### flow/design.v
`timescale 1ns / 1ps
module reg_file(
	input clk,
	input write_en,
	input [3:0] wrData,
	input [15:0] DataIn,
	input [3:0] rdDataA,
	input [3:0] rdDataB,
	output reg [15:0] A,
	output reg [15:0] B);
	reg [15:0] reg1,  reg2,  reg3,  reg4;
   reg [15:0] reg5,  reg6,  reg7,  reg8;
   reg [15:0] reg9,  reg10, reg11, reg12;
   reg [15:0] reg13, reg14, reg15;
	always@(*)
	begin
		case (rdDataA)
		 0 : A = 0;
		 1 : A = reg1;
		 2 : A = reg2;
		 3 : A = reg3;
		 4 : A = reg4;
		 5 : A = reg5;
		 6 : A = reg6;
		 7 : A = reg7;
		 8 : A = reg8;
		 9 : A = reg9;
		 10 : A = reg10;
		 11 : A = reg11;
		 12 : A = reg12;
		 13 : A = reg13;
		 14 : A = reg14;
		 15 : A = reg15;
		endcase
		case (rdDataB)
		 0 : B = 0;
		 1 : B = reg1;
		 2 : B = reg2;
		 3 : B = reg3;
		 4 : B = reg4;
		 5 : B = reg5;
		 6 : B = reg6;
		 7 : B = reg7;
		 8 : B = reg8;
		 9 : B = reg9;
		 10 : B = reg10;
		 11 : B = reg11;
		 12 : B = reg12;
		 13 : B = reg13;
		 14 : B = reg14;
		 15 : B = reg15;
		endcase	
	end
	always@(posedge clk)
	begin
	   if (write_en)
			case (wrData)
				0 : begin end
				1 : reg1 <= DataIn;
				2 : reg2 <= DataIn;
				3 : reg3 <= DataIn;
				4 : reg4 <= DataIn;
				5 : reg5 <= DataIn;
				6 : reg6 <= DataIn;
				7 : reg7 <= DataIn;
				8 : reg8 <= DataIn;
				9 : reg9 <= DataIn;
			  10 : reg10 <= DataIn;
			  11 : reg11 <= DataIn;
			  12 : reg12 <= DataIn;
			  13 : reg13 <= DataIn;
			  14 : reg14 <= DataIn;
			  15 : reg15 <= DataIn;
			endcase
	end
endmodule
`timescale 1ns / 1ps
module Core(
	input             clk,
	input             rst,                        
	input      [15:0] mem_to_core_data,           
	output reg [15:0] core_to_mem_data,           
	output reg [23:0] core_to_mem_address,        
	output reg        core_to_mem_write_enable);  
	parameter ADD  = 4'b0000;
	parameter ADDI = 4'b0001;
	parameter SUB  = 4'b0010;
	parameter LW   = 4'b0011;
	parameter SW   = 4'b0100;
	parameter LUI  = 4'b0101;
	parameter CMP  = 4'b0110;
	parameter BR   = 4'b0111;
	parameter JMP  = 4'b1000;
	parameter SLL  = 4'b1001;
	parameter SLR  = 4'b1010;
	parameter AND  = 4'b1011;
	parameter NAND = 4'b1100;
	parameter OR   = 4'b1101;
	parameter NOT  = 4'b1110;
	parameter LLI  = 4'b1111;
	parameter FETCH   = 3'b000;
	parameter DECODE  = 3'b001;
	parameter EXECUTE = 3'b010;
	parameter LOAD1   = 3'b011;
	parameter LOAD2   = 3'b100;
	parameter STORE   = 3'b101;
	parameter BRANCH  = 3'b110;
	parameter JUMP    = 3'b111;
	reg        zero;                   
	reg        negative;               
	reg        addr_ext;               
	reg [2:0]  core_state;             
	reg [23:0] pc;                     
	reg [3:0]  opcode;
	reg [3:0]  offset;
	reg [3:0]  dest_index;
	reg [3:0]  branch_index;
	reg [7:0]  immediate;
	reg [15:0] reg_data1;
	reg [15:0] reg_data2;
	reg         write_enable;
	reg  [3:0]  read_index1;
	reg  [3:0]  read_index2;
	reg  [3:0]  write_index;
	reg  [15:0] write_data;
	wire [15:0] read_data1;
	wire [15:0] read_data2;
	reg_file _reg_file(
	 .clk      (clk), 
	 .rdDataA  (read_index1),
	 .rdDataB  (read_index2),
	 .write_en (write_enable),
	 .DataIn   (write_data),
	 .wrData   (write_index),
	 .A		  (read_data1),
	 .B		  (read_data2));
	always@(*)
	begin
	 read_index1  = 0;
	 read_index2  = 0;
	 write_data   = 0;
	 write_enable = 0;
	 write_index  = 0;
	 core_to_mem_address      = 0;
	 core_to_mem_data         = 0;
	 core_to_mem_write_enable = 0;
	 case (core_state)
	  FETCH:   core_to_mem_address = pc;
	  DECODE:  begin 
				   read_index1 = mem_to_core_data[11:8];  
				   read_index2 = mem_to_core_data[7:4];   
			     end
	  EXECUTE: begin 
	            write_index  = dest_index;
				   write_enable = 1;
				   if      (opcode == ADD)
				    write_data = reg_data1 + reg_data2;
				   else if (opcode == ADDI)
				    write_data = reg_data1 + immediate;
				   else if (opcode == SUB)
				    write_data = reg_data2 - reg_data1;						 
				   else if (opcode == SLL)
				    write_data = reg_data1 << offset;
				   else if (opcode == SLR)
				    write_data = reg_data1 >> offset;
				   else if (opcode == AND)
				    write_data = reg_data1 & reg_data2;
				   else if (opcode == NAND)
				    write_data = ~(reg_data1 & reg_data2);
				   else if (opcode == OR)
				    write_data = reg_data1 | reg_data2;
				   else if (opcode == NOT)
				    write_data = ~reg_data1;
				   else if (opcode == LUI)
				    write_data = {immediate, reg_data1[7:0]};
				   else if (opcode == LLI)
				    write_data = {reg_data1[15:8], immediate};
				   else if (opcode == CMP)
				    write_enable = 0;
				  end
	  LOAD1:   begin
					if (addr_ext == 0)
				    core_to_mem_address = pc;
					else
					 core_to_mem_address = {immediate, mem_to_core_data};
				  end
	  LOAD2:   begin
				   write_enable = 1;
				   write_index  = dest_index;
				   write_data   = mem_to_core_data;
				  end
	  STORE:   begin
					if (addr_ext == 0)
					 core_to_mem_address = pc;
					else
					 begin
					  core_to_mem_address      = {immediate,mem_to_core_data};
					  core_to_mem_data         = reg_data1;
				     core_to_mem_write_enable = 1;
					 end
				  end
	  BRANCH: begin 
					if (addr_ext == 0)
				    core_to_mem_address = pc;
					else
					 core_to_mem_address = core_to_mem_address;
				 end
	  JUMP:   begin 
			      if (addr_ext == 0)
				    core_to_mem_address = pc;
					else
					 core_to_mem_address = core_to_mem_address;
				 end
	 endcase
	end
	always@(posedge clk)
	 begin	
	 if (rst)
	  begin
	   core_state <= FETCH;
	   pc         <= 24'h3c8c;
	   addr_ext   <= 0;
	  end
	 else
	 case (core_state)
	  FETCH:   begin 
			      core_state <= DECODE;
			      pc         <= pc + 1'b1;
			     end
	  DECODE:  begin
				   opcode        = mem_to_core_data[15:12];
				   immediate    <= mem_to_core_data[7:0];
				   offset       <= mem_to_core_data[3:0];
				   reg_data1    <= read_data1;
				   reg_data2    <= read_data2;
					branch_index <= mem_to_core_data[11:8];
				   if (opcode == LW || opcode == LUI || opcode == LLI || opcode == ADDI)
				    dest_index <= mem_to_core_data[11:8];
				   else
				    dest_index <= mem_to_core_data[7:4];
				   if (opcode == ADD  ||
				       opcode == ADDI ||
				       opcode == SUB  ||
				       opcode == CMP  ||
				       opcode == SLL  ||
				       opcode == SLR  ||
				       opcode == AND  ||
				       opcode == NAND ||
				       opcode == OR   ||
				       opcode == LUI  ||
				       opcode == LLI  ||
				       opcode == NOT)
				    core_state <= EXECUTE;
				   else if (opcode == LW)
				    core_state <= LOAD1;
				   else if (opcode == SW)
				    core_state <= STORE;
				   else if (opcode == BR)
				    core_state <= BRANCH;
				   else if (opcode == JMP)
				    core_state <= JUMP;
				  end
	  EXECUTE: begin 
				   if (opcode == CMP) 
				    begin
					  zero <= reg_data1 == reg_data2;
					  if (reg_data1 < reg_data2)
					   negative <= 1;	
					  else
					   negative <= 0;
				    end
				   core_state <= FETCH;
				  end
	  LOAD1:   begin
				   if (addr_ext == 1)
				    begin 
				     core_state <= LOAD2;
			        addr_ext   <= 0;
				    end
				   else
				    addr_ext <= 1;
				  end
	  LOAD2:   begin
	            core_state <= FETCH;
					pc         <= pc + 1'b1;
	           end
	  STORE:   begin
				   if (addr_ext == 1)
					 begin
				     core_state <= FETCH;
					  pc         <= pc + 1'b1;
					  addr_ext   <= 0;
					 end
				   else
				    addr_ext <= 1;
				  end
	  BRANCH:  begin
					if (addr_ext == 1)
				    begin 
				     if      (branch_index == 4'b0000)  
				      if (zero)
				       pc <= {immediate, mem_to_core_data};
				      else
				       pc <= pc + 1'b1; 
				     else if (branch_index == 4'b0001)  
				      if (!zero)
				       pc <= {immediate, mem_to_core_data};	
				      else
				       pc <= pc + 1'b1; 					  
				     else if (branch_index == 4'b0010)  
				      if (negative)
				       pc <= {immediate, mem_to_core_data};	
				      else
				       pc <= pc + 1'b1;
				     else if (branch_index == 4'b0011)  
				      if (zero || negative)
				       pc <= {immediate, mem_to_core_data};	
				      else
				       pc <= pc + 1'b1;					  
				     else if (branch_index == 4'b0100)  
				      if (!negative && !zero)
				       pc <= {immediate, mem_to_core_data}; 
				      else
				       pc <= pc + 1'b1;
				     else if (branch_index == 4'b0101)  
				      if (!negative || zero)
				       pc <= {immediate, mem_to_core_data};
				      else
				       pc <= pc + 1'b1;  
				     core_state <= FETCH;
				     addr_ext   <= 0;
				    end
				   else
				    addr_ext <= 1;
				  end
	  JUMP:    begin
				   if (addr_ext == 1)
				    begin 
			        pc <= {immediate, mem_to_core_data};
				     core_state <= FETCH;
			        addr_ext <= 0;
				    end
				   else
				    addr_ext <= 1;
				  end	
	  endcase
	 end
endmodule
### flow/run.sh
#!/bin/bash
# the make line also repeats each setting of config.mk as NAME=value (left out here)
make -C /OpenROAD-flow-scripts/flow DESIGN_CONFIG=/design/flow/config.mk WORK_HOME=/design/flow/orfs CLKGATE_MAP_FILE= finish
### flow/config.mk
export PLATFORM = sky130hd
export DESIGN_NAME = Core
export DESIGN_NICKNAME = Core
export VERILOG_FILES = /design/flow/design.v
export SDC_FILE = /design/flow/constraint.sdc
export NUM_CORES = 4
export LEC_CHECK = 0
export ABC_AREA = 1
export CAP_MARGIN = 20
export CELL_PAD_IN_SITES_GLOBAL_PLACEMENT = 3
export CORE_MARGIN = 2
export CORE_UTILIZATION = 40
export SLEW_MARGIN = 5
### flow/constraint.sdc
create_clock -name core_clock -period 7.0 [get_ports {clk}]
set_input_delay 1.4000 -clock core_clock [delete_from_list [all_inputs] [get_ports {clk}]]
set_output_delay 1.4000 -clock core_clock [all_outputs]
set_load 0.01 [all_outputs]
==> impl_metrics.csv, run 1 <==
group,metric,value,unit
synthesis,ys_warn_count,2,
clock_network,clock_latency,0.57,ns
worst_setup_path,worst_path_most_repeated_cell,"nor2_1",
worst_setup_path,ff2ff_setup_slack,2.74,ns
power,p_leak,10.6,nW
die,fp_util,0.402,
synthesis,synth_cell_types,51,
worst_setup_path,cp.arrival,3.80,ns
synthesis,logic_family,"simple AND/OR/NAND/NOR gates",
synthesis,simple_gate_share,0.236,
clock_network,cts_max_path_buffers,3,
die,die_w,242,um
final_timing,setup_viol,0,
clock_network,cts_tree,"built",
detailed_routing,drc,0,
worst_setup_path,ff2ff_path_depth,13,
synthesis,syn_inst,3044,
grt,use_met3,0.0442,
placed_design,gp_congestion,0.957,
final_timing,rsz0062_at_grt,"no",
cells_and_area,postLayoutCellArea,25400,um^2
cells_and_area,area_delta_synth_final,12.2,%
placed_design,port_buffers,58,
grt,track_usage,0.348,
worst_setup_path,cp_max_fo,32,
worst_setup_path,crit_family,"buffers and inverters",
grt,grt_max_degree,65,
synthesis,synth.largest_area_cell,"edfxtp_1",
cells_and_area,layout.nets,3149,
worst_setup_path,worstPathRequired,5.60,ns
clock_network,root_buffer,"clkbuf_16",
synthesis,synth-cells-yosys,3044,
synthesis,synth_flops,327,
die,core-area,56200,um^2
worst_setup_path,crit_start,"core_state[3]$_DFF_P_",
synthesis,netlist.area_leader.share,0.391,
worst_setup_path,crit_path_start_kind,"flop",
grt,first_global_vias,21800,
grt,use_met2,0.556,
final_timing,final_hold_viol_count,0,
power,power_density,201,nW/um^2
synthesis,adder_share,0.0348,
final_timing,finalCritPeriodShare,0.742,
final_timing,slew_viol_final,0,
power,pg_clk,0.00211,W
worst_setup_path,cp_slowest_stage_delay,0.62,ns
power,pg_comb,0.000758,W
die,placementRows,87,
power,maxPowerGroup,"sequential cells",
clock_network,holdBufCountCts,0,
final_timing,worst_pin_slew,1.15,ns
clock_network,cts_setup_buffers,0,
worst_setup_path,end_kind,"primary output",
final_timing,whs,0.487,ns
clock_network,path_clk_slew,0.06,ns
synthesis,top_cell,"nand2_1",
final_timing,fmax,192,MHz
cells_and_area,fill_cells,5756,
worst_setup_path,path_depth,8,
synthesis,synthMuxAreaShare,0.000443,
final_timing,min_period,5.20,ns
worst_setup_path,crit_end,"core_to_mem_address[1]",
detailed_routing,first_iter_violations,2584,
synthesis,synth_area,22600,um^2
worst_hold_path,min_from,"core_state[0]$_DFF_P_",
worst_setup_path,worst-path-buf-inv,3,
detailed_routing,drtPass1Iterations,9,
power,p_clk_frac,0.414,
detailed_routing,viasPerCell,6.08,
grt,grt_pass1_wl,150,mm
power,combPwrFrac,0.149,
grt,grt_overflow,0,
power,p_seq_frac,0.438,
worst_setup_path,cp_cell_sequence,"nor2_4, inv_2, nor2_1, nand2_1, nor2_1, inv_1, o22ai_1, clkdlybuf4s50_1",
clock_network,numCtsBuffers,39,
final_timing,maxSlewHeadroom,0.227,
clock_network,cts.sinks,327,
synthesis,async_reset_ff_frac,0,
final_timing,tns,0,ns
synthesis,ff_type,"edfxtp_1",
worst_hold_path,hold_end,"core_state[4]$_DFF_P_",
synthesis,syn_area_per_cell,7.42,um^2
worst_setup_path,worstReg2RegStart,"reg_data1[10]$_DFFE_PP_",
detailed_routing,vias,23400,
power,switching_share,0.286,
worst_hold_path,hp-class,"flop to flop",
worst_setup_path,path_class,"flop to primary output",
power,p_sw,0.00146,W
die,die-height,242,um
power,ir_drop,0.235,mV
final_timing,fin_skew,0.0173,ns
synthesis,ys_seq_share,0.420,
grt,use_met1,0.467,
synthesis,fp_nets,3123,
worst_hold_path,hold_depth,2,
die,io_pins,59,
synthesis,synth.area.top_cells,"edfxtp_1 (39%), nand2_1 (13%), inv_1 (6.8%)",
detailed_routing,num_antenna_cells,0,
placed_design,post_dp_cell_area,24100,um^2
die,die-area,58400,um^2
synthesis,xor_share,0.00969,
placed_design,dp_hpwl,74.6,mm
synthesis,top_cells_by_count,"nand2_1 (754), inv_1 (409), o21ai_0 (301)",
outcome,status,"complete, no violations",
worst_setup_path,crit_slowest_cell,"clkdlybuf4s50_1",
detailed_routing,ant_nets,0,
grt,grt.busiest_layer,"met2",
clock_network,htreeDepth,2,
detailed_routing,drt_wl_total,105,mm
grt,antenna_found_initial,0,
flow_run,maxCapViolCount,0,
detailed_routing,wl_per_cell,27.2,um
power,intPower,0.00364,W
worst_setup_path,timing.rr.end,"_reg_file.reg9[13]$_DFFE_PP_",
cells_and_area,fin_util,0.452,
synthesis,edf_count,294,
power,p_seq,0.00223,W
synthesis,ys_area,22600,um^2
clock_network,cts_resized,0,
flow_run,tool_warnings,61,
synthesis,synthAoiAreaFrac,0.204,
[cell type report]
class	instances	area (um^2)	area share
Clock buffer	46	1040	0.0412
Clock inverter	25	258	0.0102
Inverter	437	1640	0.0647
Multi-Input combinational cell	2157	11000	0.435
Sequential cell	327	9490	0.374
Tap cell	756	946	0.0373
Timing Repair Buffer	108	956	0.0377
[per-stage QoR]
| step | setup WS [ns] | total power, W | cells |
|---|---|---|---|
| finish | 1.80 | 0.00510 | 3856 |
| global route | 1.60 | 0.00526 | 3856 |
| CTS | 1.73 | 0.00509 | 3856 |
| detailed placement | 2.21 | 0.00301 | 3785 |
| global placement | 2.16 | 0.00301 | 3785 |
| floorplan | 3.03 | 0.00270 | 3044 |
[metal layers]
layer  share of wire  wire length [um]
met5               0                 0
met4           0.051              5330
met3           0.085              8930
met2            0.45             47400
met1            0.41             43300
==> run 2: changes to the inputs <==
- ABC_AREA: 1 -> unset
- CELL_PAD_IN_SITES_GLOBAL_PLACEMENT: 3 -> unset
- SLEW_MARGIN: 5 -> 20
==> run 2 against run 1 <==
  * Maximum frequency is 2.3% lower
  * Clock power is 9% lower
  * First-iteration DRC count is 20% higher
==> impl_metrics.csv, run 2 <==
group,metric,value,unit
detailed_routing,wl_per_cell,32.3,um
placed_design,gp_congestion,1.00,
worst_hold_path,hold_end,"pc[5]$_SDFFE_PP0P_",
synthesis,synthAoiAreaFrac,0.219,
worst_setup_path,crit_path_start_kind,"flop",
worst_setup_path,crit_end,"core_to_mem_address[13]",
synthesis,fp_nets,2195,
worst_setup_path,worst-path-buf-inv,2,
die,die-area,55000,um^2
worst_setup_path,worstPathRequired,5.60,ns
power,fin_total_pwr,0.00490,W
grt,grt_max_degree,52,
worst_hold_path,hold_depth,2,
synthesis,synth_cell_types,84,
synthesis,synth-cells-yosys,2116,
synthesis,xor_share,0.0227,
power,combPwrFrac,0.153,
worst_setup_path,cp_slowest_stage_delay,0.65,ns
synthesis,adder_share,0.0370,
power,switching_share,0.288,
worst_setup_path,ff2ff_setup_slack,2.09,ns
final_timing,finalCritPeriodShare,0.760,
power,p_seq_frac,0.456,
final_timing,worst_pin_slew,1.27,ns
detailed_routing,viasPerCell,6.99,
synthesis,netlist.area_leader.share,0.415,
synthesis,top_cells_by_count,"edfxtp_1 (294), nor2_1 (166), nand2_1 (159)",
clock_network,numCtsBuffers,37,
final_timing,slew_viol_final,0,
grt,antenna_found_initial,2,
worst_hold_path,min_from,"pc[5]$_SDFFE_PP0P_",
clock_network,root_buffer,"clkbuf_16",
worst_setup_path,crit_start,"core_state[1]$_DFF_P_",
power,p_seq,0.00224,W
power,ir_drop,0.177,mV
power,p_clk_frac,0.391,
die,die-height,235,um
synthesis,top_cell,"edfxtp_1",
die,fp_util,0.405,
detailed_routing,first_iter_violations,3104,
grt,first_global_vias,18600,
worst_setup_path,worstReg2RegStart,"reg_data1[10]$_DFFE_PP_",
die,die_w,235,um
power,intPower,0.00349,W
worst_setup_path,worst_path_most_repeated_cell,"nand2_1",
clock_network,htreeDepth,2,
detailed_routing,vias,19800,
final_timing,rsz0062_at_grt,"no",
clock_network,cts_max_path_buffers,3,
clock_network,path_clk_slew,0.06,ns
worst_setup_path,end_kind,"primary output",
placed_design,port_buffers,58,
placed_design,dp_hpwl,62.6,mm
worst_hold_path,hp-class,"flop to flop",
worst_setup_path,timing.rr.end,"_reg_file.reg11[15]$_DFFE_PP_",
die,io_pins,59,
final_timing,tns,0,ns
power,power_density,206,nW/um^2
worst_setup_path,cp.arrival,3.92,ns
synthesis,ys_area,21300,um^2
final_timing,min_period,5.32,ns
synthesis,syn_inst,2116,
synthesis,synthMuxAreaShare,0.0521,
synthesis,synth.largest_area_cell,"edfxtp_1",
clock_network,cts.sinks,327,
worst_setup_path,ff2ff_path_depth,10,
outcome,status,"complete, no violations",
clock_network,cts_setup_buffers,0,
final_timing,maxSlewHeadroom,0.148,
detailed_routing,drtPass1Iterations,7,
cells_and_area,layout.nets,2198,
die,core-area,52600,um^2
synthesis,synth.area.top_cells,"edfxtp_1 (42%), ha_1 (3.4%), o21ai_0 (3.2%)",
power,maxPowerGroup,"sequential cells",
cells_and_area,area_delta_synth_final,12.0,%
grt,grt_pass1_wl,131,mm
synthesis,synth_flops,327,
detailed_routing,drc,0,
synthesis,edf_count,294,
power,p_sw,0.00141,W
final_timing,setup_viol,0,
grt,track_usage,0.330,
synthesis,simple_gate_share,0.177,
final_timing,fmax,188,MHz
synthesis,logic_family,"AND-OR/OR-AND gates",
clock_network,holdBufCountCts,0,
worst_setup_path,cp_cell_sequence,"buf_4, or2_2, nor3_1, nand2_1, nand2_1, o21ai_0, a21oi_1, clkdlybuf4s50_1",
worst_setup_path,crit_slowest_cell,"or2_2",
power,p_leak,7.90,nW
worst_setup_path,cp_max_fo,30,
clock_network,clock_latency,0.60,ns
die,placementRows,84,
grt,grt_overflow,0,
synthesis,ff_type,"edfxtp_1",
clock_network,cts_resized,0,
synthesis,ys_seq_share,0.446,
worst_setup_path,crit_family,"simple AND/OR/NAND/NOR gates",
worst_setup_path,path_depth,8,
synthesis,async_reset_ff_frac,0,
power,pg_comb,0.000751,W
worst_setup_path,path_class,"flop to primary output",
synthesis,ys_warn_count,2,
final_timing,fin_skew,0.0563,ns
clock_network,cts_tree,"built",
final_timing,final_hold_viol_count,0,
synthesis,synth_area,21300,um^2
power,pg_clk,0.00192,W
flow_run,maxCapViolCount,0,
detailed_routing,ant_nets,0,
flow_run,tool_warnings,59,
synthesis,syn_area_per_cell,10.0,um^2
detailed_routing,drt_wl_total,91.5,mm
[run 2: area by class of cell]
cell class,count,area [um^2]
clock inverter,25,239
clock buffer,40,937
multi-input combinational,1560,10900
antenna,2,5.00
inverter,63,236
timing repair buffer,130,1120
tap,688,861
sequential,327,9490
fill,4900,28800
[run 2: metal layers]
metal	vias to the layer above	track usage	part of all wire
met4	0	0.189	0.069
met1	9588	0.432	0.38
li1	8285	-	-
met2	1519	0.506	0.44
met3	414	0.0715	0.11
met5	-	0	0
[run 2: through the flow]
stage,utilization,hold slack [ns],worst slack (ns),instance area [um^2],cells
6_report,0.453,0.548,1.68,23800,2835
5_1_grt,0.453,0.563,1.60,23800,2833
4_1_cts,0.452,0.548,1.70,23800,2832
3_5_place_dp,0.430,0.538,2.00,22600,2767
3_3_place_gp,0.430,0.530,2.11,22600,2767
2_1_floorplan,-,0.495,3.15,21300,2116
==> run 3: changes to the inputs <==
- ABC_AREA: unset -> 1
- CORE_UTILIZATION: 40 -> 52
- clock period: 7.0 -> 3.7 ns (I/O delays scaled with it)
==> run 3 against run 2 <==
  * Still clean
  * Final cell count up 33%
  * First-iteration DRC count up 21%
  * Power up 92%
  * Worst hold slack worse by 0.042 ns
  * Largest cell class unchanged
==> impl_metrics.csv, run 3 <==
group,metric,value,unit
detailed_routing,num_antenna_cells,0,
clock_network,clock_latency,0.57,ns
power,p_clk_frac,0.391,
placed_design,dp_slack,0.249,ns
outcome,status,"complete, no violations",
final_timing,slew_viol_final,0,
worst_setup_path,cp.arrival,3.86,ns
synthesis,edf_count,294,
synthesis,synth.largest_area_cell,"edfxtp_1",
synthesis,synthAoiAreaFrac,0.204,
die,core-area,43000,um^2
placed_design,port_buffers,58,
worst_hold_path,min_from,"core_state[0]$_DFF_P_",
synthesis,top_cell,"nand2_1",
final_timing,finalCritPeriodShare,0.967,
synthesis,synth_cell_types,51,
final_timing,final_hold_viol_count,0,
cells_and_area,seq_area,9490,um^2
die,die-area,45100,um^2
worst_hold_path,hp-class,"flop to flop",
grt,grt_overflow,0,
worst_setup_path,crit_path_start_kind,"flop",
synthesis,syn_area_per_cell,7.42,um^2
detailed_routing,first_iter_violations,3760,
worst_setup_path,crit_family,"simple AND/OR/NAND/NOR gates",
synthesis,synth-cells-yosys,3044,
cells_and_area,fin_util,0.601,
cells_and_area,postLayoutCellArea,25800,um^2
synthesis,ys_warn_count,2,
worst_setup_path,crit_end,"_reg_file.reg10[15]$_DFFE_PP_",
synthesis,simple_gate_share,0.236,
cells_and_area,layout.nets,3251,
synthesis,synthMuxAreaShare,0.000443,
worst_setup_path,ff2ff_path_depth,14,
power,intPower,0.00666,W
synthesis,adder_share,0.0348,
die,die_w,212,um
die,placementRows,76,
worst_setup_path,cp_max_fo,15,
final_timing,setup_viol,0,
clock_network,cts_tree,"built",
synthesis,async_reset_ff_frac,0,
clock_network,path_clk_slew,0.06,ns
worst_hold_path,hold_depth,2,
power,power_density,364,nW/um^2
clock_network,cts.sinks,327,
die,fp_util,0.526,
detailed_routing,ant_nets,0,
clock_network,htreeDepth,2,
grt,antenna_found_initial,1,
placed_design,gp_congestion,1.07,
worst_setup_path,end_kind,"flop",
power,pg_comb,0.00152,W
clock_network,root_buffer,"clkbuf_16",
power,p_seq_frac,0.447,
worst_setup_path,worstReg2RegStart,"reg_data1[3]$_DFFE_PP_",
detailed_routing,drt_wl_total,99.7,mm
power,p_seq,0.00421,W
power,combPwrFrac,0.161,
final_timing,fin_skew,0.0132,ns
synthesis,synth.area.top_cells,"edfxtp_1 (39%), nand2_1 (13%), inv_1 (6.8%)",
clock_network,cts_max_path_buffers,3,
clock_network,numCtsBuffers,36,
power,p_leak,11.0,nW
final_timing,rsz0062_at_grt,"no",
synthesis,synth_flops,327,
die,die-height,212,um
worst_setup_path,cp_cell_sequence,"inv_1, ha_1, inv_1, nor3_1, buf_4, a21oi_1, inv_1, nand3_1, nand2_1, a21oi_1, o21ai_0, nand4_1, nand2_1, nand2_1",
worst_setup_path,timing.rr.end,"_reg_file.reg10[15]$_DFFE_PP_",
grt,track_usage,0.436,
cells_and_area,fill_cells,3944,
power,maxPowerGroup,"sequential cells",
detailed_routing,wl_per_cell,26.4,um
clock_network,holdBufCountCts,0,
grt,grt_max_degree,64,
worst_setup_path,path_depth,14,
synthesis,ys_area,22600,um^2
cells_and_area,logic_area,11000,um^2
grt,grt_pass1_wl,144,mm
synthesis,xor_share,0.00969,
power,pg_clk,0.00368,W
worst_setup_path,cp_slowest_stage_delay,0.70,ns
grt,first_global_vias,22600,
final_timing,min_period,3.58,ns
synthesis,fp_nets,3123,
power,p_sw,0.00274,W
final_timing,worst_pin_slew,0.976,ns
worst_setup_path,path_class,"flop to flop",
worst_setup_path,crit_slowest_cell,"edfxtp_1",
final_timing,tns,0,ns
worst_setup_path,crit_start,"reg_data1[3]$_DFFE_PP_",
final_timing,whs,0.506,ns
placed_design,post_dp_cell_area,24600,um^2
die,io_pins,59,
worst_hold_path,hold_end,"core_state[4]$_DFF_P_",
synthesis,synth_area,22600,um^2
power,switching_share,0.292,
worst_setup_path,ff2ff_setup_slack,0.12,ns
detailed_routing,drc,0,
final_timing,fin_ws,0.123,ns
synthesis,logic_family,"simple AND/OR/NAND/NOR gates",
detailed_routing,vias,24600,
synthesis,ys_seq_share,0.420,
synthesis,top_cells_by_count,"nand2_1 (754), inv_1 (409), o21ai_0 (301)",
synthesis,syn_inst,3044,
final_timing,fmax,280,MHz
cells_and_area,area_delta_synth_final,14.3,%
worst_setup_path,worstPathRequired,3.98,ns
synthesis,netlist.area_leader.share,0.391,
flow_run,maxCapViolCount,0,
worst_setup_path,worst-path-buf-inv,4,
detailed_routing,viasPerCell,6.50,
power,ir_drop,0.464,mV
detailed_routing,drtPass1Iterations,8,
placed_design,dp_hpwl,71.4,mm
final_timing,maxSlewHeadroom,0.349,
flow_run,tool_warnings,61,
synthesis,ff_type,"edfxtp_1",
-- run 3: cell type report --
type                            count  share of cell area
Tap cell                          585              0.0283
Inverter                          437              0.0635
Clock inverter                     21             0.00872
Timing Repair Buffer              213              0.0685
Clock buffer                       43              0.0371
Multi-Input combinational cell   2157               0.426
Sequential cell                   327               0.367
-- run 3: metrics by stage --
| stage | cells | total power [W] |
|---|---|---|
| final | 3783 | 0.00940 |
| after detailed placement | 3716 | 0.00572 |
| after floorplan | 3044 | 0.00511 |
| after global routing | 3783 | 0.00964 |
| after global placement | 3716 | 0.00569 |
| after CTS | 3780 | 0.00932 |
-- run 3: per-layer routing --
layer  vias to the layer above  global-route usage  wire [um]  share of wire
met1                     11400               0.556      36200           0.36
met4                         0               0.273       7710          0.077
li1                      10700                   -          -              -
met2                      1993               0.670      43100           0.43
met5                         -                   0          0              0
met3                       494               0.100      12700           0.13
-- run 3: what timing repair did --
action | in CTS | in global routing
gates resized | 3 | 3
pin swaps | 0 | 1
gates cloned | 0 | 0
setup endpoints to repair | 8 | 46
buffers inserted | 0 | 3
endpoints found under the hold margin | 0 | 0
==> run 4: changes to the inputs <==
- ABC_AREA: 1 -> 0
- CAP_MARGIN: 20 -> 5
- CELL_PAD_IN_SITES_GLOBAL_PLACEMENT: unset -> 2
- CORE_ASPECT_RATIO: unset -> 0.52
- CORE_UTILIZATION: 52 -> 66
- CTS_CLUSTER_DIAMETER: unset -> 253
- CTS_CLUSTER_SIZE: unset -> 84
- GPL_ROUTABILITY_DRIVEN: unset -> 1
- GPL_TIMING_DRIVEN: unset -> 0
- HOLD_SLACK_MARGIN: unset -> 0.26
- MAX_ROUTING_LAYER: unset -> met4
- MIN_ROUTING_LAYER: unset -> met1
- SETUP_SLACK_MARGIN: unset -> 0.19
- SLEW_MARGIN: 20 -> 30
- clock period: 3.7 -> 3.31 ns (I/O delays scaled with it)
==> run 4 against run 3 <==
  * The run now fails in 3_1_place_gp_skip_io
  * Die area shrank 25%
  * Synthesized area shrank 5.9%
  * Synthesized cell count shrank 30%
==> impl_metrics.csv, run 4 <==
group,metric,value,unit
outcome,status,"did not finish",
synthesis,xor_share,0.0227,
outcome,error_line,"[ERROR GPL-0301] Utilization 115.206 % exceeds 100%.",
synthesis,synthMuxAreaShare,0.0521,
outcome,haltStage,"3_1_place_gp_skip_io",
die,die_w,253,um
synthesis,synthAoiAreaFrac,0.219,
die,fp_util,0.669,
synthesis,synth_cell_types,84,
die,die-area,33700,um^2
synthesis,ys_seq_share,0.446,
synthesis,synth_area,21300,um^2
die,placementRows,47,
die,die-height,133,um
die,core-area,31800,um^2
synthesis,syn_inst,2116,
synthesis,async_reset_ff_frac,0,
synthesis,netlist.area_leader.share,0.415,
synthesis,logic_family,"AND-OR/OR-AND gates",
synthesis,ys_warn_count,2,
synthesis,synth_flops,327,
synthesis,fp_nets,2195,
synthesis,adder_share,0.0370,
synthesis,ff_type,"edfxtp_1",
synthesis,syn_area_per_cell,10.0,um^2
synthesis,synth.largest_area_cell,"edfxtp_1",
synthesis,synth.area.top_cells,"edfxtp_1 (42%), ha_1 (3.4%), o21ai_0 (3.2%)",
synthesis,edf_count,294,
synthesis,top_cell,"edfxtp_1",
synthesis,simple_gate_share,0.177,
synthesis,ys_area,21300,um^2
synthesis,top_cells_by_count,"edfxtp_1 (294), nor2_1 (166), nand2_1 (159)",
synthesis,synth-cells-yosys,2116,
==> run 5: changes to the inputs <==
- CAP_MARGIN: 5 -> 35
- CELL_PAD_IN_SITES_GLOBAL_PLACEMENT: 2 -> 3
- CORE_ASPECT_RATIO: 0.52 -> 0.83
- CORE_UTILIZATION: 66 -> 46
- CTS_CLUSTER_DIAMETER: 253 -> unset
- CTS_CLUSTER_SIZE: 84 -> unset
- GPL_ROUTABILITY_DRIVEN: 1 -> unset
- GPL_TIMING_DRIVEN: 0 -> unset
- HOLD_SLACK_MARGIN: 0.26 -> unset
- MIN_ROUTING_LAYER: met1 -> unset
- SETUP_SLACK_MARGIN: 0.19 -> unset
- TNS_END_PERCENT: unset -> 100
- clock period: 3.31 -> 5.72 ns (I/O delays scaled with it)
==> run 5 against run 4 <==
  * The run now finishes clean
  * Synthesized cell count is the same
  * Die area grew 42%
  * Synthesized area is the same
==> impl_metrics.csv, run 5 <==
group,metric,value,unit
detailed_routing,vias,20400,
synthesis,fp_nets,2195,
die,core-area,45500,um^2
placed_design,port_buffers,58,
detailed_routing,first_iter_violations,3889,
power,pg_comb,0.000965,W
detailed_routing,viasPerCell,7.28,
detailed_routing,drc,0,
synthesis,syn_inst,2116,
detailed_routing,drtPass1Iterations,9,
detailed_routing,dr.max_layer_used,"met4",
grt,track_usage,0.412,
worst_hold_path,hp-class,"flop to flop",
worst_setup_path,crit_start,"core_state[7]$_DFF_P_",
cells_and_area,fin_util,0.530,
detailed_routing,ant_nets,0,
synthesis,ys_warn_count,2,
worst_setup_path,ff2ff_setup_slack,1.72,ns
final_timing,fmax,210,MHz
detailed_routing,drt_wl_total,97.0,mm
worst_setup_path,worst-path-buf-inv,2,
die,die-area,48000,um^2
worst_setup_path,path_depth,8,
worst_setup_path,cp_max_fo,27,
power,p_seq,0.00273,W
power,power_density,254,nW/um^2
power,maxPowerGroup,"sequential cells",
synthesis,logic_family,"AND-OR/OR-AND gates",
clock_network,cts_tree,"built",
die,io_pins,59,
synthesis,synth_cell_types,84,
cells_and_area,final_cells,2800,
final_timing,tns,0,ns
worst_setup_path,cp_slowest_stage_delay,0.59,ns
power,intPower,0.00439,W
clock_network,clock_latency,0.56,ns
final_timing,rsz0062_at_grt,"no",
cells_and_area,fill_cells,4117,
detailed_routing,wl_met1,40.1,mm
worst_setup_path,crit_end,"core_to_mem_address[6]",
worst_setup_path,cp.arrival,3.62,ns
final_timing,final_hold_viol_count,0,
clock_network,numCtsBuffers,36,
synthesis,synthAoiAreaFrac,0.219,
synthesis,ff_type,"edfxtp_1",
power,ir_drop,0.309,mV
synthesis,top_cells_by_count,"edfxtp_1 (294), nor2_1 (166), nand2_1 (159)",
worst_setup_path,timing.rr.end,"_reg_file.reg9[14]$_DFFE_PP_",
worst_setup_path,worstPathRequired,4.58,ns
worst_setup_path,crit_path_start_kind,"flop",
worst_setup_path,worst_path_most_repeated_cell,"nand2_1",
cells_and_area,area_delta_synth_final,13.4,%
grt,grt_overflow,0,
die,die_w,240,um
worst_hold_path,hold_end,"pc[5]$_SDFFE_PP0P_",
synthesis,synth_area,21300,um^2
synthesis,synthMuxAreaShare,0.0521,
grt,antenna_found_initial,2,
synthesis,adder_share,0.0370,
final_timing,finalCritPeriodShare,0.832,
outcome,status,"complete, no violations",
grt,first_global_vias,18500,
synthesis,ys_area,21300,um^2
final_timing,slew_viol_final,0,
power,switching_share,0.282,
grt,grt_pass1_wl,137,mm
clock_network,cts_resized,0,
final_timing,whs,0.557,ns
final_timing,worst_pin_slew,1.01,ns
cells_and_area,layout.nets,2230,
die,fp_util,0.467,
clock_network,holdBufCountCts,0,
power,p_seq_frac,0.447,
worst_hold_path,min_from,"pc[5]$_SDFFE_PP0P_",
synthesis,synth_flops,327,
worst_setup_path,worstReg2RegStart,"immediate[1]$_DFFE_PP_",
synthesis,synth-cells-yosys,2116,
final_timing,min_period,4.76,ns
synthesis,synth.area.top_cells,"edfxtp_1 (42%), ha_1 (3.4%), o21ai_0 (3.2%)",
clock_network,cts_max_path_buffers,3,
final_timing,fin_skew,0.0247,ns
synthesis,async_reset_ff_frac,0,
power,pg_clk,0.00242,W
power,p_leak,8.12,nW
clock_network,root_buffer,"clkbuf_16",
synthesis,simple_gate_share,0.177,
synthesis,ys_seq_share,0.446,
synthesis,synth.largest_area_cell,"edfxtp_1",
detailed_routing,wl_met2,38.4,mm
die,placementRows,71,
flow_run,tool_warnings,61,
placed_design,place_inst,2728,
worst_hold_path,hold_depth,2,
clock_network,cts.sinks,327,
placed_design,dp_hpwl,67.6,mm
synthesis,edf_count,294,
clock_network,path_clk_slew,0.07,ns
final_timing,setup_viol,0,
power,p_clk_frac,0.395,
synthesis,top_cell,"edfxtp_1",
worst_setup_path,ff2ff_path_depth,11,
synthesis,syn_area_per_cell,10.0,um^2
power,p_sw,0.00173,W
final_timing,maxSlewHeadroom,0.322,
clock_network,cts_setup_buffers,0,
worst_setup_path,cp_cell_sequence,"buf_4, or2_2, nor3_1, nand2_1, nand2_1, o21ai_0, a21oi_1, clkdlybuf4s50_1",
synthesis,netlist.area_leader.share,0.415,
die,die-height,200,um
flow_run,maxCapViolCount,0,
placed_design,gp_congestion,1.04,
clock_network,htreeDepth,2,
detailed_routing,dr_wl_met3,15.1,mm
power,combPwrFrac,0.158,
worst_setup_path,end_kind,"primary output",
detailed_routing,wl_per_cell,34.6,um
worst_setup_path,path_class,"flop to primary output",
synthesis,xor_share,0.0227,
grt,grt_max_degree,44,
worst_setup_path,crit_slowest_cell,"nand2_1",
worst_setup_path,crit_family,"simple AND/OR/NAND/NOR gates",
run 5: area by class of cell:
type | instances | area (um^2) | area share
Antenna cell | 2 | 5.00 | 0.000208
Multi-Input combinational cell | 1560 | 11000 | 0.456
Clock buffer | 44 | 973 | 0.0404
Timing Repair Buffer | 163 | 1420 | 0.0588
Tap cell | 620 | 776 | 0.0322
Inverter | 63 | 236 | 0.00981
Clock inverter | 21 | 223 | 0.00924
Sequential cell | 327 | 9490 | 0.394
run 5: metal layers:
metal	track usage	up-vias
met5	-	-
met4	0.124	0
met3	0.137	288
met2	0.541	1740
met1	0.594	9990
li1	-	8363
run 5: stage by stage:
stage	cell area [um^2]	power, W	setup slack (ns)
6_report	24100	0.00612	0.958
5_1_grt	24100	0.00627	0.714
4_1_cts	24000	0.00607	1.01
3_5_place_dp	22800	0.00370	1.47
3_3_place_gp	22800	0.00370	1.45
2_1_floorplan	21300	0.00332	2.35
==> run 6: changes to the inputs <==
- ABC_AREA: 0 -> unset
- CAP_MARGIN: 35 -> 20
- CELL_PAD_IN_SITES_GLOBAL_PLACEMENT: 3 -> unset
- CORE_ASPECT_RATIO: 0.83 -> unset
- CORE_UTILIZATION: 46 -> 72
- CTS_CLUSTER_DIAMETER: unset -> 102
- CTS_CLUSTER_SIZE: unset -> 24
- MAX_ROUTING_LAYER: met4 -> unset
- PLACE_DENSITY_LB_ADDON: unset -> 0.29
- SETUP_SLACK_MARGIN: unset -> 0.54
- SLEW_MARGIN: 30 -> 20
- TNS_END_PERCENT: 100 -> unset
- clock period: 5.72 -> 3.41 ns (I/O delays scaled with it)
==> run 6 against run 5 <==
  * Die area is 36% lower
  * Synthesized area stayed put
  * Synthesized cell count stayed put
  * The flow now stops in 5_1_grt
==> impl_metrics.csv, run 6 <==
group,metric,value,unit
outcome,status,"did not finish",
outcome,haltStage,"5_1_grt",
outcome,error_line,"[ERROR GRT-0232] Routing congestion too high. Check the congestion heatmap in the GUI.",
synthesis,synthAoiAreaFrac,0.219,
synthesis,edf_count,294,
synthesis,synth-cells-yosys,2116,
clock_network,numCtsBuffers,17,
placed_design,gp_congestion,1.28,
grt,grt_overflow,17,
die,placementRows,62,
synthesis,simple_gate_share,0.177,
synthesis,ys_warn_count,2,
placed_design,port_buffers,58,
synthesis,adder_share,0.0370,
synthesis,ys_area,21300,um^2
die,die_w,176,um
clock_network,cts_max_path_buffers,3,
placed_design,post_dp_cell_area,23200,um^2
synthesis,syn_inst,2116,
synthesis,synth_cell_types,84,
synthesis,async_reset_ff_frac,0,
clock_network,htreeDepth,1,
die,die-area,30900,um^2
synthesis,synth_flops,327,
synthesis,top_cells_by_count,"edfxtp_1 (294), nor2_1 (166), nand2_1 (159)",
placed_design,dp_hpwl,58.7,mm
synthesis,ff_type,"edfxtp_1",
synthesis,synth.largest_area_cell,"edfxtp_1",
die,die-height,176,um
synthesis,logic_family,"AND-OR/OR-AND gates",
die,io_pins,59,
clock_network,holdBufCountCts,0,
die,core-area,28900,um^2
clock_network,root_buffer,"clkbuf_16",
synthesis,synth.area.top_cells,"edfxtp_1 (42%), ha_1 (3.4%), o21ai_0 (3.2%)",
synthesis,synthMuxAreaShare,0.0521,
synthesis,syn_area_per_cell,10.0,um^2
synthesis,fp_nets,2195,
synthesis,xor_share,0.0227,
synthesis,top_cell,"edfxtp_1",
die,fp_util,0.737,
grt,track_usage,0.720,
synthesis,ys_seq_share,0.446,
clock_network,cts.sinks,327,
synthesis,synth_area,21300,um^2
synthesis,netlist.area_leader.share,0.415,
[run 6: repair_timing]
action,in CTS
gates cloned,7
buffers inserted,46
setup endpoints to repair,289
endpoints found under the hold margin,0
gates resized,286
pin swaps,42
[run 6: routing by layer]
metal,global-route usage,GRT overflow
met1,0.736,0
met2,0.861,10
met3,0.591,1
met4,0.663,6
met5,0.383,0
[run 6: through the flow]
stage          setup WS (ns)  TNS (ns)  cells
4_1_cts                0.410         0   2657
3_5_place_dp         -0.0173   -0.0182   2579
3_3_place_gp          0.0464         0   2579
2_1_floorplan          0.462         0   2116
==> run 7: changes to the inputs <==
- ABC_AREA: unset -> 0
- CAP_MARGIN: 20 -> 35
- CELL_PAD_IN_SITES_DETAIL_PLACEMENT: unset -> 0
- CORE_ASPECT_RATIO: unset -> 1.59
- CTS_CLUSTER_DIAMETER: 102 -> unset
- CTS_CLUSTER_SIZE: 24 -> 37
- GPL_TIMING_DRIVEN: unset -> 1
- MIN_ROUTING_LAYER: unset -> met1
- PLACE_DENSITY_LB_ADDON: 0.29 -> 0.24
- SETUP_SLACK_MARGIN: 0.54 -> 0.18
- clock period: 3.41 -> 3.06 ns (I/O delays scaled with it)
==> run 7 against run 6 <==
  * The flow again stops in 5_1_grt
  * Die area is 0.12% higher
  * Synthesized area is the same
  * Synthesized cell count unchanged
==> impl_metrics.csv, run 7 <==
group,metric,value,unit
die,core-area,29200,um^2
clock_network,cts_max_path_buffers,3,
synthesis,syn_inst,2116,
die,die-area,31000,um^2
synthesis,synth_cell_types,84,
synthesis,ys_area,21300,um^2
placed_design,gp_congestion,1.28,
synthesis,netlist.area_leader.share,0.415,
placed_design,dp_hpwl,62.8,mm
placed_design,port_buffers,58,
grt,grt_overflow,339,
clock_network,cts.sinks,327,
synthesis,fp_nets,2195,
synthesis,synth-cells-yosys,2116,
synthesis,top_cells_by_count,"edfxtp_1 (294), nor2_1 (166), nand2_1 (159)",
synthesis,logic_family,"AND-OR/OR-AND gates",
die,placementRows,79,
die,die_w,140,um
clock_network,htreeDepth,1,
synthesis,adder_share,0.0370,
clock_network,root_buffer,"clkbuf_16",
clock_network,numCtsBuffers,29,
die,io_pins,59,
die,fp_util,0.729,
synthesis,edf_count,294,
outcome,status,"did not finish",
synthesis,synth.area.top_cells,"edfxtp_1 (42%), ha_1 (3.4%), o21ai_0 (3.2%)",
outcome,haltStage,"5_1_grt",
synthesis,synthAoiAreaFrac,0.219,
synthesis,simple_gate_share,0.177,
synthesis,async_reset_ff_frac,0,
synthesis,ff_type,"edfxtp_1",
synthesis,ys_seq_share,0.446,
outcome,error_line,"[ERROR GRT-0116] Global routing finished with congestion. Check the congestion regions in the DRC Viewer.",
synthesis,synth_area,21300,um^2
synthesis,ys_warn_count,2,
synthesis,xor_share,0.0227,
synthesis,synth.largest_area_cell,"edfxtp_1",
synthesis,top_cell,"edfxtp_1",
synthesis,synthMuxAreaShare,0.0521,
synthesis,synth_flops,327,
grt,track_usage,0.739,
placed_design,place_inst,2636,
synthesis,syn_area_per_cell,10.0,um^2
die,die-height,221,um
==> run 7: what timing repair did <==
action | in CTS
gates resized | 187
endpoints found under the setup margin | 251
hold buffers | 0
cloned | 3
pin swaps | 37
buffers inserted | 29
==> run 7: metrics by stage <==
stage	worst slack (ns)	TNS (ns)	area, um^2	power [W]
after CTS	-0.0437	-0.392	25600	0.0111
after detailed placement	-0.326	-22.79	23900	0.00699
after global placement	-0.273	-12.04	23900	0.00693
after floorplan	0.112	0	21300	0.00622
==> run 7: metal layers <==
metal	overflow	GRT usage
met1	8	0.732
met2	226	0.943
met5	0	0.244
met3	9	0.548
met4	96	0.735
==> run 8: changes to the inputs <==
- CELL_PAD_IN_SITES_DETAIL_PLACEMENT: 0 -> unset
- CELL_PAD_IN_SITES_GLOBAL_PLACEMENT: unset -> 3
- CORE_ASPECT_RATIO: 1.59 -> 0.83
- CORE_UTILIZATION: 72 -> 46
- CTS_CLUSTER_SIZE: 37 -> unset
- GPL_TIMING_DRIVEN: 1 -> unset
- MAX_ROUTING_LAYER: unset -> met4
- MIN_ROUTING_LAYER: met1 -> met2
- PLACE_DENSITY_LB_ADDON: 0.24 -> unset
- SETUP_SLACK_MARGIN: 0.18 -> 0.94
- SLEW_MARGIN: 20 -> 30
- TNS_END_PERCENT: unset -> 100
- clock period: 3.06 -> 5.72 ns (I/O delays scaled with it)
==> run 8 against run 7 <==
  * The run again fails in 5_1_grt
  * Synthesized area did not move
  * Synthesized cell count did not move
  * Die area rose by 55%
==> impl_metrics.csv, run 8 <==
group,metric,value,unit
clock_network,htreeDepth,2,
synthesis,edf_count,294,
synthesis,synth_flops,327,
synthesis,ys_seq_share,0.446,
synthesis,synthAoiAreaFrac,0.219,
die,placementRows,71,
placed_design,place_inst,2740,
synthesis,fp_nets,2195,
die,die-height,200,um
synthesis,ys_area,21300,um^2
synthesis,synthMuxAreaShare,0.0521,
clock_network,cts_resized,0,
clock_network,holdBufCountCts,0,
synthesis,simple_gate_share,0.177,
die,die_w,240,um
grt,track_usage,0.776,
placed_design,dp_hpwl,67.0,mm
synthesis,syn_area_per_cell,10.0,um^2
synthesis,xor_share,0.0227,
synthesis,synth.largest_area_cell,"edfxtp_1",
die,die-area,48000,um^2
die,core-area,45500,um^2
placed_design,port_buffers,58,
clock_network,cts_max_path_buffers,3,
synthesis,synth_cell_types,84,
synthesis,ys_warn_count,2,
synthesis,top_cells_by_count,"edfxtp_1 (294), nor2_1 (166), nand2_1 (159)",
synthesis,synth-cells-yosys,2116,
clock_network,root_buffer,"clkbuf_16",
synthesis,adder_share,0.0370,
synthesis,ff_type,"edfxtp_1",
synthesis,netlist.area_leader.share,0.415,
outcome,status,"did not finish",
synthesis,synth.area.top_cells,"edfxtp_1 (42%), ha_1 (3.4%), o21ai_0 (3.2%)",
synthesis,synth_area,21300,um^2
synthesis,logic_family,"AND-OR/OR-AND gates",
placed_design,gp_congestion,1.31,
synthesis,async_reset_ff_frac,0,
clock_network,numCtsBuffers,36,
synthesis,top_cell,"edfxtp_1",
clock_network,cts.sinks,327,
clock_network,cts_setup_buffers,0,
synthesis,syn_inst,2116,
die,fp_util,0.467,
outcome,error_line,"[ERROR GRT-0116] Global routing finished with congestion. Check the congestion regions in the DRC Viewer.",
outcome,haltStage,"5_1_grt",
die,io_pins,59,
grt,grt_overflow,378,
[run 8: routing by layer]
metal,track usage,overflow
met4,0.510,25
met1,-,-
met2,0.805,29
met5,-,-
met3,0.898,324
[run 8: per-stage QoR]
stage / setup WS (ns) / area [um^2] / utilization
4_1_cts: 1.13 / 24100 / 0.530
3_5_place_dp: 1.52 / 22900 / 0.503
3_3_place_gp: 1.49 / 22800 / 0.502
2_1_floorplan: 2.35 / 21300 / -
==> run 9: changes to the inputs <==
- ABC_AREA: 0 -> unset
- CAP_MARGIN: 35 -> 20
- CELL_PAD_IN_SITES_GLOBAL_PLACEMENT: 3 -> unset
- CORE_ASPECT_RATIO: 0.83 -> unset
- CORE_UTILIZATION: 46 -> 71
- CTS_CLUSTER_DIAMETER: unset -> 102
- CTS_CLUSTER_SIZE: unset -> 24
- MAX_ROUTING_LAYER: met4 -> unset
- MIN_ROUTING_LAYER: met2 -> unset
- PLACE_DENSITY_LB_ADDON: unset -> 0.28
- SETUP_SLACK_MARGIN: 0.94 -> 0.54
- SLEW_MARGIN: 30 -> 20
- TNS_END_PERCENT: 100 -> unset
- clock period: 5.72 -> 3.41 ns (I/O delays scaled with it)
==> run 9 against run 8 <==
  * The run again fails in 5_1_grt
  * Synthesized area unchanged
  * Synthesized cell count is the same
  * Die area fell by 35%
==> impl_metrics.csv, run 9 <==
group,metric,value,unit
clock_network,cts_max_path_buffers,3,
synthesis,synth-cells-yosys,2116,
synthesis,edf_count,294,
synthesis,syn_inst,2116,
synthesis,simple_gate_share,0.177,
die,fp_util,0.719,
placed_design,dp_slack,-0.119,ns
clock_network,root_buffer,"clkbuf_16",
clock_network,holdBufCountCts,0,
synthesis,ys_area,21300,um^2
synthesis,async_reset_ff_frac,0,
synthesis,netlist.area_leader.share,0.415,
die,io_pins,59,
synthesis,ys_seq_share,0.446,
die,placementRows,63,
synthesis,ff_type,"edfxtp_1",
synthesis,synthMuxAreaShare,0.0521,
outcome,haltStage,"5_1_grt",
die,die_w,177,um
synthesis,synth_flops,327,
synthesis,top_cells_by_count,"edfxtp_1 (294), nor2_1 (166), nand2_1 (159)",
clock_network,numCtsBuffers,17,
placed_design,gp_congestion,1.23,
synthesis,syn_area_per_cell,10.0,um^2
synthesis,xor_share,0.0227,
outcome,status,"did not finish",
grt,grt_overflow,7,
placed_design,place_inst,2596,
synthesis,synth.largest_area_cell,"edfxtp_1",
placed_design,dp_hpwl,59.2,mm
clock_network,cts.sinks,327,
synthesis,synth_cell_types,84,
placed_design,port_buffers,58,
synthesis,ys_warn_count,2,
synthesis,top_cell,"edfxtp_1",
die,core-area,29600,um^2
die,die-area,31300,um^2
synthesis,adder_share,0.0370,
grt,track_usage,0.713,
outcome,error_line,"[ERROR GRT-0232] Routing congestion too high. Check the congestion heatmap in the GUI.",
synthesis,fp_nets,2195,
synthesis,synth.area.top_cells,"edfxtp_1 (42%), ha_1 (3.4%), o21ai_0 (3.2%)",
synthesis,logic_family,"AND-OR/OR-AND gates",
synthesis,synthAoiAreaFrac,0.219,
clock_network,htreeDepth,1,
synthesis,synth_area,21300,um^2
die,die-height,177,um
-- run 9: repair_timing --
item | 4_1_cts
hold endpoints to repair | 0
resized | 228
setup buffers | 38
pin swaps | 34
setup endpoints to repair | 311
cloned | 4
-- run 9: layer usage --
metal  overflow  GRT usage
met4          4      0.668
met5          0      0.338
met2          3      0.852
met3          0      0.573
met1          0      0.735
-- run 9: through the flow --
step	instance area [um^2]	hold slack, ns	setup TNS, ns	util
global placement	23300	0.529	-0.928	0.788
detailed placement	23300	0.532	-2.81	0.789
CTS	24400	0.551	0	0.826
floorplan	21300	0.495	0	-
==> run 10: changes to the inputs <==
- CORE_UTILIZATION: 71 -> 72
- CTS_CLUSTER_DIAMETER: 102 -> unset
- CTS_CLUSTER_SIZE: 24 -> 21
- SETUP_SLACK_MARGIN: 0.54 -> 0.47
- clock period: 3.41 -> 3.43 ns (I/O delays scaled with it)
==> run 10 against run 9 <==
  * The run again fails in 5_1_grt
  * Synthesized cell count is the same
  * Die area fell by 1.4%
  * Synthesized area is the same
==> impl_metrics.csv, run 10 <==
group,metric,value,unit
outcome,status,"did not finish",
outcome,haltStage,"5_1_grt",
outcome,error_line,"[ERROR GRT-0232] Routing congestion too high. Check the congestion heatmap in the GUI.",
clock_network,cts_max_path_buffers,3,
synthesis,xor_share,0.0227,
clock_network,root_buffer,"clkbuf_16",
synthesis,synth_cell_types,84,
synthesis,syn_area_per_cell,10.0,um^2
die,die_w,176,um
synthesis,syn_inst,2116,
grt,track_usage,0.770,
synthesis,synth_area,21300,um^2
synthesis,top_cells_by_count,"edfxtp_1 (294), nor2_1 (166), nand2_1 (159)",
synthesis,adder_share,0.0370,
synthesis,synth.area.top_cells,"edfxtp_1 (42%), ha_1 (3.4%), o21ai_0 (3.2%)",
placed_design,post_dp_cell_area,23300,um^2
placed_design,gp_congestion,1.27,
synthesis,fp_nets,2195,
clock_network,cts.sinks,327,
synthesis,netlist.area_leader.share,0.415,
die,die-height,176,um
die,placementRows,62,
grt,grt_overflow,38,
synthesis,ys_area,21300,um^2
synthesis,synth_flops,327,
synthesis,edf_count,294,
synthesis,ff_type,"edfxtp_1",
die,core-area,28900,um^2
placed_design,port_buffers,58,
synthesis,synth.largest_area_cell,"edfxtp_1",
synthesis,async_reset_ff_frac,0,
die,die-area,30900,um^2
placed_design,dp_hpwl,58.9,mm
synthesis,top_cell,"edfxtp_1",
synthesis,synth-cells-yosys,2116,
die,fp_util,0.737,
die,io_pins,59,
synthesis,synthMuxAreaShare,0.0521,
clock_network,numCtsBuffers,34,
synthesis,synthAoiAreaFrac,0.219,
clock_network,htreeDepth,2,
synthesis,logic_family,"AND-OR/OR-AND gates",
synthesis,ys_seq_share,0.446,
synthesis,simple_gate_share,0.177,
synthesis,ys_warn_count,2,
run 10: stage by stage:
stage | TNS (ns) | setup slack [ns] | instances
4_1_cts | 0 | 0.343 | 2684
3_5_place_dp | -1.37 | -0.0916 | 2591
3_3_place_gp | -0.0396 | -0.00275 | 2591
2_1_floorplan | 0 | 0.470 | 2116
run 10: layer usage:
layer,global-route usage,GRT overflow
met1,0.786,1
met2,0.883,21
met3,0.677,3
met4,0.730,13
met5,0.369,0
run 10: what timing repair did:
action                                 CTS
hold buffers                             0
endpoints found under the hold margin    0
gates cloned                             5
resized                                121
pin swaps                               20
setup endpoints to repair              211
buffers inserted                        30
==> run 11: changes to the inputs <==
- CORE_UTILIZATION: 72 -> 40
- CTS_CLUSTER_SIZE: 21 -> unset
- PLACE_DENSITY_LB_ADDON: 0.28 -> unset
- SETUP_SLACK_MARGIN: 0.47 -> unset
- clock period: 3.43 -> 9.2 ns (I/O delays scaled with it)
==> run 11 against run 10 <==
  * The run now finishes clean
  * Die area rose by 78%
  * Synthesized cell count is the same
  * Synthesized area unchanged
==> impl_metrics.csv, run 11 <==
group,metric,value,unit
synthesis,synthAoiAreaFrac,0.219,
final_timing,setup_viol,0,
detailed_routing,vias,19800,
worst_hold_path,hp-class,"flop to flop",
synthesis,ff_type,"edfxtp_1",
synthesis,synth_flops,327,
worst_setup_path,worstPathRequired,7.36,ns
worst_setup_path,crit_slowest_cell,"or2_2",
power,maxPowerGroup,"sequential cells",
power,p_clk_frac,0.403,
worst_setup_path,worst_path_most_repeated_cell,"nand2_1",
final_timing,worst_pin_slew,1.32,ns
power,intPower,0.00273,W
clock_network,path_clk_slew,0.06,ns
die,die-area,55000,um^2
cells_and_area,fill_cells,4970,
flow_run,maxCapViolCount,0,
worst_setup_path,ff2ff_path_depth,10,
power,power_density,160,nW/um^2
worst_setup_path,path_depth,8,
cells_and_area,layout.nets,2197,
synthesis,netlist.area_leader.share,0.415,
worst_setup_path,crit_start,"core_state[1]$_DFF_P_",
power,pg_clk,0.00153,W
die,placementRows,84,
final_timing,fin_skew,0.0287,ns
synthesis,adder_share,0.0370,
detailed_routing,wl_per_cell,31.8,um
placed_design,port_buffers,58,
power,p_seq,0.00170,W
worst_setup_path,cp.arrival,3.90,ns
worst_setup_path,crit_end,"core_to_mem_address[5]",
die,die_w,235,um
detailed_routing,ant_nets,0,
worst_hold_path,hold_end,"pc[21]$_SDFFE_PP0P_",
synthesis,syn_inst,2116,
synthesis,synth_area,21300,um^2
worst_setup_path,cp_max_fo,30,
cells_and_area,logic_area,10900,um^2
worst_setup_path,cp_cell_sequence,"buf_4, or2_2, nor3_1, nand2_1, nand2_1, o21ai_0, a21oi_1, clkdlybuf4s50_1",
die,fp_util,0.405,
power,p_sw,0.00107,W
synthesis,synth_cell_types,84,
grt,grt_overflow,0,
power,combPwrFrac,0.148,
worst_setup_path,path_class,"flop to primary output",
clock_network,cts_max_path_buffers,3,
detailed_routing,first_iter_violations,3395,
clock_network,root_buffer,"clkbuf_16",
synthesis,top_cell,"edfxtp_1",
clock_network,cts.sinks,327,
clock_network,cts_setup_buffers,0,
final_timing,maxSlewHeadroom,0.115,
clock_network,cts_tree,"built",
final_timing,tns,0,ns
synthesis,synth.largest_area_cell,"edfxtp_1",
final_timing,min_period,5.74,ns
final_timing,slew_viol_final,0,
final_timing,finalCritPeriodShare,0.624,
power,switching_share,0.282,
synthesis,ys_seq_share,0.446,
clock_network,cts_resized,0,
synthesis,top_cells_by_count,"edfxtp_1 (294), nor2_1 (166), nand2_1 (159)",
cells_and_area,seq_area,9490,um^2
final_timing,rsz0062_at_grt,"no",
grt,track_usage,0.324,
die,io_pins,59,
flow_run,tool_warnings,59,
synthesis,ys_warn_count,2,
placed_design,dp_hpwl,62.2,mm
grt,grt_pass1_wl,129,mm
worst_hold_path,min_from,"pc[21]$_SDFFE_PP0P_",
grt,grt_max_degree,52,
clock_network,htreeDepth,2,
final_timing,fmax,174,MHz
synthesis,fp_nets,2195,
worst_setup_path,cp_slowest_stage_delay,0.63,ns
worst_setup_path,timing.rr.end,"_reg_file.reg6[13]$_DFFE_PP_",
synthesis,async_reset_ff_frac,0,
cells_and_area,area_delta_synth_final,12.1,%
placed_design,gp_congestion,1.05,
synthesis,synth.area.top_cells,"edfxtp_1 (42%), ha_1 (3.4%), o21ai_0 (3.2%)",
outcome,status,"complete, no violations",
synthesis,synthMuxAreaShare,0.0521,
synthesis,synth-cells-yosys,2116,
power,ir_drop,0.120,mV
die,core-area,52600,um^2
final_timing,final_hold_viol_count,0,
synthesis,ys_area,21300,um^2
grt,first_global_vias,18400,
power,pg_comb,0.000564,W
detailed_routing,drc,0,
worst_setup_path,worst-path-buf-inv,2,
power,p_seq_frac,0.448,
die,die-height,235,um
detailed_routing,num_antenna_cells,0,
worst_setup_path,crit_path_start_kind,"flop",
clock_network,numCtsBuffers,38,
synthesis,simple_gate_share,0.177,
synthesis,xor_share,0.0227,
power,p_leak,7.91,nW
worst_setup_path,worstReg2RegStart,"reg_data1[8]$_DFFE_PP_",
final_timing,whs,0.556,ns
synthesis,syn_area_per_cell,10.0,um^2
detailed_routing,viasPerCell,7.00,
synthesis,logic_family,"AND-OR/OR-AND gates",
worst_setup_path,end_kind,"primary output",
grt,antenna_found_initial,0,
worst_hold_path,hold_depth,2,
worst_setup_path,ff2ff_setup_slack,4.82,ns
synthesis,edf_count,294,
detailed_routing,drtPass1Iterations,9,
clock_network,holdBufCountCts,0,
detailed_routing,drt_wl_total,90.2,mm
clock_network,clock_latency,0.58,ns
worst_setup_path,crit_family,"simple AND/OR/NAND/NOR gates",
[run 11: metrics by stage]
stage	total power, W	setup slack, ns	utilization	std cells	cell area, um^2
after global placement	0.00227	3.78	0.430	2765	22600
after CTS	0.00379	3.50	0.453	2833	23800
after global routing	0.00390	3.26	0.453	2833	23800
after floorplan	0.00207	4.47	-	2116	21300
final	0.00380	3.46	0.453	2833	23800
after detailed placement	0.00228	3.76	0.430	2766	22600
[run 11: layout make-up]
class / count / share of cell area
clock buffer: 43 / 0.0407
clock inverter: 24 / 0.0111
inverter: 63 / 0.00993
multi-input combinational: 1560 / 0.457
sequential: 327 / 0.398
tap: 688 / 0.0361
timing repair buffer: 128 / 0.0466
[run 11: routing by layer]
metal  global-route usage  routed length [um]  vias to the layer above
met5                    0                   0                        -
met2                0.489               38800                     1597
li1                     -                   -                     8280
met3               0.0735               10800                      392
met4                0.196                6400                        0
met1                0.425               34200                     9576
==> run 12: changes to the inputs <==
- CORE_UTILIZATION: 40 -> 65
- SETUP_SLACK_MARGIN: unset -> 1.22
- clock period: 9.2 -> 5.01 ns (I/O delays scaled with it)
==> run 12 against run 11 <==
  * Via count increased by 6.8%
  * Register-to-register slack got worse by 3.6 ns
  * Critical path depth unchanged
  * Global-route usage increased by 20 points
  * Still clean on timing, DRC and antenna
  * Power increased by 81%
  * Sequential share of layout area decreased by 0.099 points
  * Clock power increased by 75%
==> impl_metrics.csv, run 12 <==
group,metric,value,unit
worst_setup_path,crit_end,"reg_data1[8]$_DFFE_PP_",
cells_and_area,layout.nets,2240,
synthesis,ys_area,21300,um^2
synthesis,ys_seq_share,0.446,
synthesis,simple_gate_share,0.177,
worst_setup_path,path_depth,8,
worst_hold_path,hold_depth,2,
power,ir_drop,0.426,mV
power,p_leak,8.16,nW
placed_design,place_inst,2559,
clock_network,cts.sinks,327,
synthesis,edf_count,294,
synthesis,synthAoiAreaFrac,0.219,
grt,grt_overflow,0,
die,die-height,185,um
final_timing,fmax,267,MHz
synthesis,synthMuxAreaShare,0.0521,
power,pg_clk,0.00268,W
final_timing,min_period,3.75,ns
worst_setup_path,worstPathRequired,5.39,ns
final_timing,fin_ws,1.26,ns
synthesis,async_reset_ff_frac,0,
outcome,status,"complete, no violations",
synthesis,logic_family,"AND-OR/OR-AND gates",
detailed_routing,drc,0,
grt,grt_max_degree,46,
power,p_sw,0.00192,W
worst_setup_path,cp_slowest_stage_delay,0.91,ns
clock_network,numCtsBuffers,34,
worst_setup_path,ff2ff_path_depth,8,
synthesis,synth.largest_area_cell,"edfxtp_1",
die,core-area,32400,um^2
flow_run,tool_warnings,62,
power,combPwrFrac,0.158,
detailed_routing,first_iter_violations,4373,
synthesis,synth-cells-yosys,2116,
final_timing,slew_viol_final,0,
worst_hold_path,min_from,"pc[9]$_SDFFE_PP0P_",
die,die-area,34200,um^2
flow_run,maxCapViolCount,0,
power,power_density,289,nW/um^2
worst_setup_path,worstReg2RegStart,"core_state[7]$_DFF_P_",
die,placementRows,66,
synthesis,syn_inst,2116,
synthesis,synth_area,21300,um^2
worst_setup_path,crit_family,"simple AND/OR/NAND/NOR gates",
final_timing,rsz0062_at_grt,"no",
detailed_routing,num_antenna_cells,0,
cells_and_area,fill_cells,2245,
placed_design,port_buffers,58,
power,maxPowerGroup,"sequential cells",
power,p_seq,0.00312,W
die,die_w,185,um
worst_setup_path,cp.arrival,4.13,ns
clock_network,htreeDepth,2,
worst_setup_path,cp_cell_sequence,"buf_4, or4_1, nor3_4, nand2b_1, nor2_1, a22oi_1, and4_1, nand3_1",
grt,track_usage,0.521,
final_timing,whs,0.564,ns
synthesis,adder_share,0.0370,
cells_and_area,final_cells,2628,
worst_setup_path,ff2ff_setup_slack,1.26,ns
worst_setup_path,crit_path_start_kind,"flop",
worst_setup_path,timing.rr.end,"reg_data1[8]$_DFFE_PP_",
placed_design,gp_congestion,1.12,
clock_network,cts_max_path_buffers,3,
synthesis,ff_type,"edfxtp_1",
final_timing,setup_viol,0,
synthesis,top_cells_by_count,"edfxtp_1 (294), nor2_1 (166), nand2_1 (159)",
synthesis,top_cell,"edfxtp_1",
worst_setup_path,crit_slowest_cell,"nor2_1",
power,p_seq_frac,0.452,
worst_setup_path,path_class,"flop to flop",
placed_design,dp_hpwl,60.8,mm
clock_network,cts_tree,"built",
worst_setup_path,end_kind,"flop",
die,io_pins,59,
synthesis,synth_cell_types,84,
clock_network,root_buffer,"clkbuf_16",
clock_network,holdBufCountCts,0,
synthesis,syn_area_per_cell,10.0,um^2
power,pg_comb,0.00109,W
detailed_routing,ant_nets,0,
detailed_routing,viasPerCell,8.07,
power,switching_share,0.279,
power,p_clk_frac,0.390,
detailed_routing,wl_per_cell,34.2,um
worst_setup_path,crit_start,"core_state[7]$_DFF_P_",
placed_design,dp_slack,0.874,ns
synthesis,fp_nets,2195,
final_timing,worst_pin_slew,1.28,ns
worst_hold_path,hp-class,"flop to flop",
synthesis,synth.area.top_cells,"edfxtp_1 (42%), ha_1 (3.4%), o21ai_0 (3.2%)",
synthesis,ys_warn_count,2,
synthesis,xor_share,0.0227,
detailed_routing,drt_wl_total,89.8,mm
final_timing,tns,0,ns
detailed_routing,vias,21200,
grt,grt_pass1_wl,130,mm
die,fp_util,0.657,
clock_network,clock_latency,0.55,ns
final_timing,fin_skew,0.0353,ns
final_timing,finalCritPeriodShare,0.748,
cells_and_area,fin_util,0.738,
synthesis,netlist.area_leader.share,0.415,
clock_network,path_clk_slew,0.06,ns
synthesis,synth_flops,327,
worst_hold_path,hold_end,"pc[9]$_SDFFE_PP0P_",
grt,antenna_found_initial,2,
final_timing,final_hold_viol_count,0,
detailed_routing,drtPass1Iterations,14,
power,intPower,0.00497,W
final_timing,maxSlewHeadroom,0.142,
grt,first_global_vias,19600,
cells_and_area,area_delta_synth_final,12.3,%
worst_setup_path,cp_max_fo,26,
worst_setup_path,worst-path-buf-inv,1,
## run 12: final cells by class
cell class / instances / area [um^2] / area share
clock buffer: 41 / 898 / 0.0376
clock inverter: 20 / 254 / 0.0106
inverter: 63 / 236 / 0.00990
multi-input combinational: 1562 / 11000 / 0.460
sequential: 327 / 9490 / 0.397
tap: 442 / 553 / 0.0232
timing repair buffer: 173 / 1460 / 0.0610
## run 12: through the flow
step                area, um^2  power [W]
CTS                      23700    0.00677
finish                   23900    0.00689
global route             23900    0.00699
detailed placement       22500    0.00417
global placement         22500    0.00415
floorplan                21300    0.00379
## run 12: routing by layer
layer,wire [um],GRT usage,vias to the layer above
li1,-,-,8362
met1,28200,0.639,9690
met2,37400,0.776,2377
met3,15000,0.176,768
met4,9140,0.365,6
met5,86,0,-
## run 12: timing repair
action / 4_1_cts / 5_1_grt
setup buffers: 2 / 4
cloned: 0 / 2
setup endpoints to repair: 144 / 166
resized: 12 / 29
pin swaps: 0 / 2
Power figures rest on the tool's default switching activity, not on a simulated workload.
